Design lcd_top, start of the top module:
module lcd_top(
  input clk,
  input rst,
  input PS2_CLK,
  input PS2_DATA,
  output [7:4] DB,
  output LCD_E,
  output LCD_RS,
  output LCD_RW,
  output [7:0] LED
  );
Settings: LEC_CHECK=0, ABC_AREA=0, CAP_MARGIN=30, CELL_PAD_IN_SITES_DETAIL_PLACEMENT=1, CELL_PAD_IN_SITES_GLOBAL_PLACEMENT=3, CORE_ASPECT_RATIO=0.99, CORE_MARGIN=2, CORE_UTILIZATION=37, CTS_CLUSTER_DIAMETER=116, CTS_CLUSTER_SIZE=16, GPL_ROUTABILITY_DRIVEN=0, GPL_TIMING_DRIVEN=1, HOLD_SLACK_MARGIN=0.09, MAX_ROUTING_LAYER=met4, MIN_ROUTING_LAYER=met2, PLACE_DENSITY_LB_ADDON=0.08, SETUP_SLACK_MARGIN=3.59, SLEW_MARGIN=0, TNS_END_PERCENT=45; clock period 20.0 ns.
run.sh (not shown) runs the stock make flow with config.mk's settings and CLKGATE_MAP_FILE=.
The starting point completed with no timing, DRC or antenna violations.
==> next run, changes <==
ABC_AREA = 1   (was 0)
CORE_UTILIZATION = 62   (was 37)
After rerunning: Now the flow did not get past global placement without I/O (3_1_place_gp_skip_io) on FLW-0024; synthesized cell count goes up by 49%; die area decreases by 36%; synthesized area is higher by 6.1%.
==> next run, changes <==
CELL_PAD_IN_SITES_GLOBAL_PLACEMENT = default   (was 3)
GPL_TIMING_DRIVEN = 0   (was 1)
Outcome: This time the run aborted during global routing (5_1_grt); die size does not change; area after synthesis is unchanged; synthesized cell count stays the same.
==> next run, changes <==
ABC_AREA = default   (was 1)
CAP_MARGIN = 20   (was 30)
CELL_PAD_IN_SITES_DETAIL_PLACEMENT = default   (was 1)
CORE_ASPECT_RATIO = 0.65   (was 0.99)
CORE_UTILIZATION = 40   (was 62)
CTS_CLUSTER_DIAMETER = default   (was 116)
CTS_CLUSTER_SIZE = default   (was 16)
GPL_ROUTABILITY_DRIVEN = default   (was 0)
GPL_TIMING_DRIVEN = default   (was 0)
HOLD_SLACK_MARGIN = default   (was 0.09)
MAX_ROUTING_LAYER = default   (was met4)
MIN_ROUTING_LAYER = default   (was met2)
PLACE_DENSITY_LB_ADDON = 0.16   (was 0.08)
SETUP_SLACK_MARGIN = default   (was 3.59)
SLEW_MARGIN = 25   (was 0)
TNS_END_PERCENT = default   (was 45)
Effect: With this change the flow produced a clean layout. Synthesized cell count went down by a quarter to a third. Die size went up by well over a third. Area after synthesis went down by a few percent.
==> next run, changes <==
ABC_AREA = 1   (was default)
CAP_MARGIN = 30   (was 20)
CORE_ASPECT_RATIO = 0.99   (was 0.65)
CORE_UTILIZATION = 62   (was 40)
CTS_CLUSTER_DIAMETER = 116   (was default)
CTS_CLUSTER_SIZE = 27   (was default)
GPL_ROUTABILITY_DRIVEN = 0   (was default)
GPL_TIMING_DRIVEN = 0   (was default)
PLACE_DENSITY_LB_ADDON = default   (was 0.16)
SLEW_MARGIN = 20   (was 25)
TNS_END_PERCENT = 45   (was default)
Design area rises by 2.0%.
Total power falls by 19%.
Register-to-register slack gets worse by 0.49 ns.
Count of clock-buffer cells in the layout falls by 28.
Core utilization rises by 22 points.
Setup slack gets worse by 0.72 ns.
Clock power falls by 43%.
Routed wire length rises by 17%.
Critical path depth rises by 4.
==> next run, changes <==
CAP_MARGIN = 20   (was 30)
CORE_ASPECT_RATIO = default   (was 0.99)
CORE_UTILIZATION = 72   (was 62)
CTS_CLUSTER_DIAMETER = default   (was 116)
CTS_CLUSTER_SIZE = default   (was 27)
GPL_ROUTABILITY_DRIVEN = default   (was 0)
GPL_TIMING_DRIVEN = default   (was 0)
TNS_END_PERCENT = default   (was 45)
clock period = 9.36 ns   (was 20.0 ns; I/O delays follow)
Effect: Via count climbs by 2.3%. Final cell count falls by 4.2%. Setup slack loses 3.2 ns. Cell area goes up by 0.98%. Global-route usage rose by 4.8 points. First-iteration DRC count increases by 7.3%. Power climbs to 2.6 times its value. Sequential share of layout area decreases by 0.51 points. Worst hold slack hardly moves. Combinational power climbs by 110%.

========
## run 1
lcd_top again, from the RTL that the note above started with.
clock: 8.19 ns
lec_check: 0
abc_area: 1
cap_margin: 20
core_margin: 2
core_utilization: 72
cts_cluster_diameter: 400
cts_cluster_size: 10
place_density_lb_addon: 0.08
setup_slack_margin: -0.69
slew_margin: 40
Input-level comparison between run 2 and run 1:
Settings: removing ABC_AREA (formerly 1); changing CTS_CLUSTER_DIAMETER from 400 to 29; changing SLEW_MARGIN from 40 to 20; changing PLACE_DENSITY_LB_ADDON from 0.08 to 0.01; changing CTS_CLUSTER_SIZE from 10 to 26; changing SETUP_SLACK_MARGIN from -0.69 to 2.35.
==> results <==
The log for run 2 ends in global routing (5_1_grt) with error GRT-0232, so the run never completed. Run 2 vs run 1 — post-synthesis cell area dropped by a few percent. [run 2] post-synthesis share of cell area spent on xor and xnor gates rose 0.87 points relative to run 1. Run 2 vs run 1: synthesized cell count down by more than a quarter. Between run 1 and run 2, die height is lower for run 2, run 1 comes in above that. On number of library cell types mapped by synthesis: run 2 sits above run 1. Against run 1, HPWL after detailed placement in run 2 came out better. Taking run 1 as the reference point, the proportion of synthesized chip area in sequential cells of run 2 rises by 3.5 points. Diff run 2..run 1 | fraction of the core area occupied by cells at floorplan | negligible. On H-tree depth reported by CTS: between run 1 and run 2, it ends up higher for run 2.
--- input diff run 2..run 3 ---
Settings: swapping 0.01 for 0.08 in PLACE_DENSITY_LB_ADDON; swapping 2.35 for -0.69 in SETUP_SLACK_MARGIN; putting ABC_AREA at 1 where nothing was set; swapping 29 for 400 in CTS_CLUSTER_DIAMETER; clearing CTS_CLUSTER_SIZE, which used to be 26.
==> results <==
Cmp run 3 vs run 2: gate count after technology mapping higher in run 3. Against run 2, average size of a mapped cell in run 3 fell by more than a quarter. The floorplan-stage core utilization was comparable across run 2 and run 3. In the reports for run 2 and run 3, the smaller core area belongs to run 2. In the flow results for run 2 and run 3, the chip footprint is larger on run 3. Run 3 vs. run 2: parity-gate share of the synthesized area counting xor and xnor cells lost 0.87 points; clock buffer count from CTS lost 45%; pre-CTS setup slack picked up an extra 0.030 ns; number of distinct standard cells referenced by the synthesized netlist lost 22. Going from run 2 to run 3, the number of buffers inserted to repair setup after CTS was found to have gone down by 105. Run 2 did not finish; a tool error ended it in global routing (5_1_grt). Run 3 ran to completion and came out clean on the timing, design-rule and antenna checks.
What run 4 does differently from run 3 at the input level:
Settings: SETUP_SLACK_MARGIN now 1.22, was -0.69; CTS_CLUSTER_SIZE now 11, previously not set; CTS_CLUSTER_DIAMETER now 387, was 400.
Findings:
Run 4 against run 3; tally of filler cells in the layout is up slightly. In terms of global-route usage, run 4 and run 3 differ only marginally. Against run 3, the final cell area of run 4 is lower. Comparing run 3 and run 4, the lower worst endpoint required time was measured on run 4. Compared run 3 against run 4; wire length of the first global-routing pass within noise. Relative to run 3, biggest fanout along the worst timing path has gone down in run 4. Of run 4 and run 3, it is run 4 that has the higher clock latency at the later pin of the worst-skew pair. Gate count after technology mapping across run 3 and run 4: no real change. Taking run 4 as 1.0, run 3 lands at 0.902 on number of ordinary and repair buffers in the finished layout.

========
job 6305:
Starting RTL as in the previous note.
==> flow/config.mk <==
export PLATFORM = sky130hd
export DESIGN_NAME = lcd_top
export DESIGN_NICKNAME = lcd_top
export VERILOG_FILES = /design/flow/design.v
export SDC_FILE = /design/flow/constraint.sdc
export NUM_CORES = 4
export LEC_CHECK = 0
export ABC_AREA = 1
export CAP_MARGIN = 20
export CORE_MARGIN = 2
export CORE_UTILIZATION = 70
export CTS_CLUSTER_DIAMETER = 271
export GPL_TIMING_DRIVEN = 1
export PLACE_DENSITY_LB_ADDON = 0.03
export SETUP_SLACK_MARGIN = -0.44
export SLEW_MARGIN = 20
==> flow/constraint.sdc <==
create_clock -name core_clock -period 7.5 [get_ports {clk}]
set_input_delay 1.5000 -clock core_clock [delete_from_list [all_inputs] [get_ports {clk}]]
set_output_delay 1.5000 -clock core_clock [all_outputs]
set_load 0.01 [all_outputs]
Looking at the reports, job 6305 completed the entire flow and the layout it produced met the timing, design-rule and antenna checks.
The inputs of job 9089 differ from those of job 6305 as listed below.
Settings: GPL_TIMING_DRIVEN removed (was 1); ABC_AREA removed (was 1); CTS_CLUSTER_DIAMETER removed (was 271); SETUP_SLACK_MARGIN removed (was -0.44); PLACE_DENSITY_LB_ADDON removed (was 0.03); CORE_UTILIZATION changed from 70 to 40; the clock period (ns, I/O delays scaled along) changed from 7.5 to 14.7.
[summary]
Job 9089 ends up with a flop share of the area that is 1.9 points higher than in job 6305. Detailed-route vias per instance (higher): job 6305. Job 9089 ends up with a total power per unit cell area that is about 47% lower than in job 6305. Count of cell instances traversed by the critical path sits lower in job 9089 than in job 6305.
diff inputs: job 9089 => job 6465
Settings: CORE_UTILIZATION now 72, was 40; SETUP_SLACK_MARGIN now 1.92, previously not set; ABC_AREA now 1, previously not set; the clock period (ns, I/O delays scaled along) now 8.19, was 14.7.
[summary]
- Finished, but not clean: job 6465, with capacitance limit, slew limit, setup timing.
- Job 6465 vs job 9089, area of combinational cells with multiple inputs went up by about 13%.
- Relative to job 9089, the area of the chip of job 6465 is lower by about 40%.
- Reported for job 6465 and job 9089, sequential cell count turned out identical to the last digit.
- Power came out higher on job 6465 than on job 9089.
- Job 9089 → job 6465: sequential share of layout area has decreased, global-route usage over all layers has increased.
- Area of the mapped netlist of job 6465 exceeds that of job 9089 by a few percent.

========
Starting RTL as in the previous note.
make LEC_CHECK=0 CAP_MARGIN=20 CORE_MARGIN=2 CORE_UTILIZATION=66 CTS_CLUSTER_DIAMETER=191 MAX_ROUTING_LAYER=met4 SLEW_MARGIN=20 finish   # period 10.2 ns
Rerun with:
--- a/flow/config.mk
+++ b/flow/config.mk
@@ -9,5 +9,3 @@
 export CORE_MARGIN = 2
 export CORE_UTILIZATION = 66
-export CTS_CLUSTER_DIAMETER = 191
-export MAX_ROUTING_LAYER = met4
 export SLEW_MARGIN = 20
==> flow/constraint.sdc (replaced) <==
create_clock -name core_clock -period 12.3 [get_ports {clk}]
set_input_delay 2.4600 -clock core_clock [delete_from_list [all_inputs] [get_ports {clk}]]
set_output_delay 2.4600 -clock core_clock [all_outputs]
set_load 0.01 [all_outputs]
Sequential share of layout area grows by 0.17 points.
Die size stays the same.
Flip-flop count is unchanged.

========
Setup of main:
lcd_top again, from the RTL that the note above started with.
clock: 8.19 ns
lec_check: 0
abc_area: 1
cap_margin: 20
core_aspect_ratio: 0.5
core_margin: 2
core_utilization: 72
cts_cluster_diameter: 400
cts_cluster_size: 10
hold_slack_margin: 0.29
place_density_lb_addon: 0.08
setup_slack_margin: -0.69
slew_margin: 40
main | stages: all done | timing, DRC, antenna: all pass
Input changes introduced in the feature branch (baseline for comparison: main):
- SETUP_SLACK_MARGIN changed from -0.69 to 1.22
- HOLD_SLACK_MARGIN removed (was 0.29)
- PLACE_DENSITY_LB_ADDON removed (was 0.08)
- CTS_CLUSTER_DIAMETER changed from 400 to 387
- CORE_ASPECT_RATIO removed (was 0.5)
- SLEW_MARGIN changed from 40 to 20
- CTS_CLUSTER_SIZE removed (was 10)
Findings:
Cmp main and the feature branch / total inserted antenna cells / higher: main. | first-pass GRT wire length | the feature branch vs main | ≈ equal |. The feature branch ended up with a higher post-synthesis to final-layout area growth than main did. Min number of stages on the worst setup path across main and the feature branch: the feature branch. Reported for main and the feature branch, global route total overflow turned out identical to the last digit. Any difference in die area between main and the feature branch is small enough to ignore. For main, the critical path capture point was LC1.buffer_data[1]$_DFFE_PP0P_, unlike the feature branch, where it was LC1.memory[25][4]$_DFFE_PP_. Comparing main and the feature branch, the lower global routing usage on met3 is on the feature branch. Relative contribution of the clock network to total power is higher on the feature branch. Global-route usage over all layers: the feature branch vs main — no meaningful difference. When the feature branch is set beside main, its number of global-route vias before repair turns out to be 268 larger. Cmp main and the feature branch / clock network power / lower: main.

========
== lagoon ==
Starting RTL as in the previous note.
Settings: LEC_CHECK=0, ABC_AREA=0, CAP_MARGIN=20, CORE_MARGIN=10, CORE_UTILIZATION=58, CTS_CLUSTER_DIAMETER=329, GPL_TIMING_DRIVEN=1, HOLD_SLACK_MARGIN=0.13, MAX_ROUTING_LAYER=met5, PLACE_DENSITY_LB_ADDON=0.03, SETUP_SLACK_MARGIN=4.47, SLEW_MARGIN=20, TNS_END_PERCENT=15; clock period 19.1 ns.
lagoon completed end to end with timing, DRC and antenna clean.
Setup changes, lagoon to nickel
# lagoon
export LEC_CHECK = 0
export ABC_AREA = 0
export CAP_MARGIN = 20
export CORE_MARGIN = 10
export CORE_UTILIZATION = 58
export CTS_CLUSTER_DIAMETER = 329
export GPL_TIMING_DRIVEN = 1
export HOLD_SLACK_MARGIN = 0.13
export MAX_ROUTING_LAYER = met5
export PLACE_DENSITY_LB_ADDON = 0.03
export SETUP_SLACK_MARGIN = 4.47
export SLEW_MARGIN = 20
export TNS_END_PERCENT = 15
create_clock -name core_clock -period 19.1 [get_ports {clk}]
# nickel
export LEC_CHECK = 0
export ABC_AREA = 1
export CAP_MARGIN = 20
export CORE_MARGIN = 10
export CORE_UTILIZATION = 37
export CTS_CLUSTER_DIAMETER = 329
export GPL_TIMING_DRIVEN = 1
export HOLD_SLACK_MARGIN = 0.14
export MAX_ROUTING_LAYER = met4
export PLACE_DENSITY_LB_ADDON = 0.03
export SETUP_SLACK_MARGIN = 4.47
export SLEW_MARGIN = 20
create_clock -name core_clock -period 19.1 [get_ports {clk}]
Findings:
- Post-synthesis simple-gate area fraction up 9.4 points in nickel wrt lagoon
- Taking nickel as 1.0, lagoon lands at 0.77 on routed wire length.
- Area share of xor/xnor cells in the synthesized design: nickel vs lagoon down 0.87 points
- Chip area in the Yosys report, nickel and lagoon: larger value in nickel
- Run comparison: nickel termination of the worst setup path LC1.head[2]; lagoon termination of the worst setup path LC1.head[4]
What sierra does differently from nickel at the input level:
# nickel
export LEC_CHECK = 0
export ABC_AREA = 1
export CAP_MARGIN = 20
export CORE_MARGIN = 10
export CORE_UTILIZATION = 37
export CTS_CLUSTER_DIAMETER = 329
export GPL_TIMING_DRIVEN = 1
export HOLD_SLACK_MARGIN = 0.14
export MAX_ROUTING_LAYER = met4
export PLACE_DENSITY_LB_ADDON = 0.03
export SETUP_SLACK_MARGIN = 4.47
export SLEW_MARGIN = 20
create_clock -name core_clock -period 19.1 [get_ports {clk}]
# sierra
export LEC_CHECK = 0
export ABC_AREA = 1
export CAP_MARGIN = 20
export CORE_MARGIN = 2
export CORE_UTILIZATION = 72
export CTS_CLUSTER_DIAMETER = 329
export CTS_CLUSTER_SIZE = 17
export GPL_TIMING_DRIVEN = 1
export HOLD_SLACK_MARGIN = 0.29
export PLACE_DENSITY_LB_ADDON = 0.03
export SETUP_SLACK_MARGIN = 2.02
export SLEW_MARGIN = 20
create_clock -name core_clock -period 8.19 [get_ports {clk}]
Findings:
- nickel has lower count of antenna diodes in the layout than sierra.
- Of the two values seen for capturing instance or port of the critical path, LC1.buffer_cmd was produced by sierra and LC1.head[2] by nickel.
- [compare] base=nickel new=sierra: deepest level of the CTS H-tree went down; maximum fanout along the worst path shrank by about 10%.
- Count of clock-buffer cells in the layout is higher on nickel
- Total power consumption of the routed design, nickel and sierra: lower on nickel
- Higher post-route met1 wirelength was reported by nickel, not sierra.
- Diff nickel..sierra | hold slack | negligible
- sierra: via count higher than nickel
- sky130_fd_sc_hd__nand3_1 as the worst-path cell with the longest stage delay was reported by sierra, and sky130_fd_sc_hd__buf_4 by nickel.
No activity file was given, so power comes from the tool's default toggle rates.
